==> flow/design.v <==
module MAC_Unit #(parameter WIDTH=32) (
    input logic clk,
    input logic reset,
    input  logic [WIDTH-1:0] a,
    input  logic [WIDTH-1:0] b,
    output logic [WIDTH*2-1:0] result
);
    logic [WIDTH-1:0] a_reg, b_reg;
    logic [WIDTH*2-1:0] mult_result;  
    always_ff@(posedge clk or posedge reset) begin
        if (reset) begin
            a_reg <= '0;
            b_reg <= '0;
            mult_result <= '0;
            result <= '0;
        end else begin
            a_reg <= a;
            b_reg <= b;
            mult_result <= a_reg * b_reg;  
            result <= mult_result + result;  
        end 
    end
endmodule
clock: 7.13 ns
lec_check: 0
abc_area: 1
cap_margin: 30
cell_pad_in_sites_detail_placement: 2
cell_pad_in_sites_global_placement: 2
core_aspect_ratio: 1.56
core_margin: 2
core_utilization: 40
cts_cluster_size: 83
gpl_routability_driven: 1
gpl_timing_driven: 0
max_routing_layer: met4
min_routing_layer: met1
setup_slack_margin: 1.59
slew_margin: 15
run.sh (not shown) runs the stock make flow with config.mk's settings and CLKGATE_MAP_FILE=.
The starting point ended with an error in global routing (5_1_grt).
Change:
Settings changed: CAP_MARGIN 30 to 20, CELL_PAD_IN_SITES_DETAIL_PLACEMENT 2 to unset, CELL_PAD_IN_SITES_GLOBAL_PLACEMENT 2 to unset, CORE_ASPECT_RATIO 1.56 to 1.87, CORE_UTILIZATION 40 to 58, CTS_CLUSTER_SIZE 83 to unset, GPL_TIMING_DRIVEN 0 to 1, MIN_ROUTING_LAYER met1 to unset, PLACE_DENSITY_LB_ADDON set to 0.05, SETUP_SLACK_MARGIN 1.59 to unset, SLEW_MARGIN 15 to 40, TNS_END_PERCENT set to 95.
Clock period 7.13 ns to 5.25 ns, I/O delays scaled along.
The changed run produced a layout that fails on negative setup slack.
Die area decreases by 31%.
Area after synthesis does not change.
Synthesized cell count is unchanged.

// MAC_Unit: RTL as listed in full above, without the edits since
make LEC_CHECK=0 CAP_MARGIN=35 CELL_PAD_IN_SITES_GLOBAL_PLACEMENT=1 CORE_ASPECT_RATIO=0.5 CORE_MARGIN=7 CORE_UTILIZATION=24 CTS_CLUSTER_DIAMETER=277 CTS_CLUSTER_SIZE=97 GPL_ROUTABILITY_DRIVEN=1 GPL_TIMING_DRIVEN=1 MAX_ROUTING_LAYER=met4 MIN_ROUTING_LAYER=met1 PLACE_DENSITY=0.95 SLEW_MARGIN=0 TNS_END_PERCENT=10 finish   # period 8.31 ns
The first run passed the timing, design-rule and antenna checks.
Rerun with:
CAP_MARGIN = 20   (was 35)
CELL_PAD_IN_SITES_GLOBAL_PLACEMENT = not set   (was 1)
CORE_ASPECT_RATIO = not set   (was 0.5)
CORE_MARGIN = 2   (was 7)
CORE_UTILIZATION = 40   (was 24)
CTS_CLUSTER_DIAMETER = not set   (was 277)
CTS_CLUSTER_SIZE = not set   (was 97)
GPL_ROUTABILITY_DRIVEN = not set   (was 1)
GPL_TIMING_DRIVEN = not set   (was 1)
MAX_ROUTING_LAYER = not set   (was met4)
MIN_ROUTING_LAYER = not set   (was met1)
PLACE_DENSITY = not set   (was 0.95)
SLEW_MARGIN = 20   (was 0)
TNS_END_PERCENT = not set   (was 10)
clock period = 8.79 ns   (was 8.31 ns; I/O delays follow)
Final cell count went down by 14%.
Clock skew went up by 0.0083 ns.
Die size goes down by 43%.
Worst setup slack gets better by 0.26 ns.
Rerun with:
ABC_AREA = 1   (was not set)
CORE_UTILIZATION = 62   (was 40)
CTS_CLUSTER_SIZE = 100   (was not set)
clock period = 4.49 ns   (was 8.79 ns; I/O delays follow)
=> The new run finished with setup timing left; setup slack degrades by 2.5 ns; via count grows by well over a third; wire length came out higher by a quarter to a third; non-clock buffer count is higher by 353; synthesized area rose by roughly a tenth.
Rerun with:
CORE_UTILIZATION = 72   (was 62)
CTS_CLUSTER_DIAMETER = 379   (was not set)
PLACE_DENSITY = 0.37   (was not set)
SETUP_SLACK_MARGIN = 1.22   (was not set)
TNS_END_PERCENT = 15   (was not set)
Now the flow failed in global routing on GRT-0116.
Die area goes down by 14%.
Area after synthesis does not change.
Synthesized cell count is unchanged.

Starts from the design.v that is shown in full above.
clock: 6.46 ns
lec_check: 0
cap_margin: 0
core_margin: 2
core_utilization: 72
cts_cluster_diameter: 305
cts_cluster_size: 42
slew_margin: 20
The baseline completed, yet does not pass: setup timing.
Next try:
CAP_MARGIN = 20   (was 0)
CTS_CLUSTER_DIAMETER = default   (was 305)
CTS_CLUSTER_SIZE = default   (was 42)
clock period = 8.96 ns   (was 6.46 ns; I/O delays follow)
The changed run ran to the end with no violations.
Count of clock-buffer cells in the layout went down by 1.
Design area went down by roughly a tenth.
Next try:
ABC_AREA = 1   (was default)
CTS_CLUSTER_DIAMETER = 376   (was default)
CTS_CLUSTER_SIZE = 98   (was default)
HOLD_SLACK_MARGIN = -0.08   (was default)
TNS_END_PERCENT = 5   (was default)
clock period = 4.88 ns   (was 8.96 ns; I/O delays follow)
The new run completed, yet does not pass: setup timing.
Cell count grows by about 50%.
Sequential cell count does not change.
Clock skew shrinks by 9.6 ps.
Next try:
ABC_AREA = default   (was 1)
CTS_CLUSTER_DIAMETER = default   (was 376)
HOLD_SLACK_MARGIN = default   (was -0.08)
The new run reached the layout checks and failed them: setup timing.
Global-route usage drops by 2.3 points.
Cell area drops by 11%.
First-iteration DRC count drops by 36%.
Next try:
CORE_UTILIZATION = 40   (was 72)
CTS_CLUSTER_SIZE = default   (was 98)
TNS_END_PERCENT = default   (was 5)
clock period = 9.0 ns   (was 4.88 ns; I/O delays follow)
What happened: Now the flow passed the timing, design-rule and antenna checks; design area went down by 5.8%; clock skew went down by 16 ps; utilization went down by 40 points; die area went up by 79%; worst setup slack improves by 2900 ps; synthesized area is unchanged; via count went down by about 8%.
Next try:
ABC_AREA = 0   (was default)
CORE_ASPECT_RATIO = 0.5   (was default)
CORE_UTILIZATION = 50   (was 40)
CTS_CLUSTER_DIAMETER = 383   (was default)
CTS_CLUSTER_SIZE = 98   (was default)
MAX_ROUTING_LAYER = met4   (was default)
PLACE_DENSITY = 0.42   (was default)
TNS_END_PERCENT = 30   (was default)
Effect: First-iteration DRC count is higher by 33%. Core utilization climbs by 10 points. Critical path depth does not change. Die area decreases by 20%. Global-route usage rose by 8.1 points. Wire length climbs by 5.4%. Sequential cell count is unchanged.
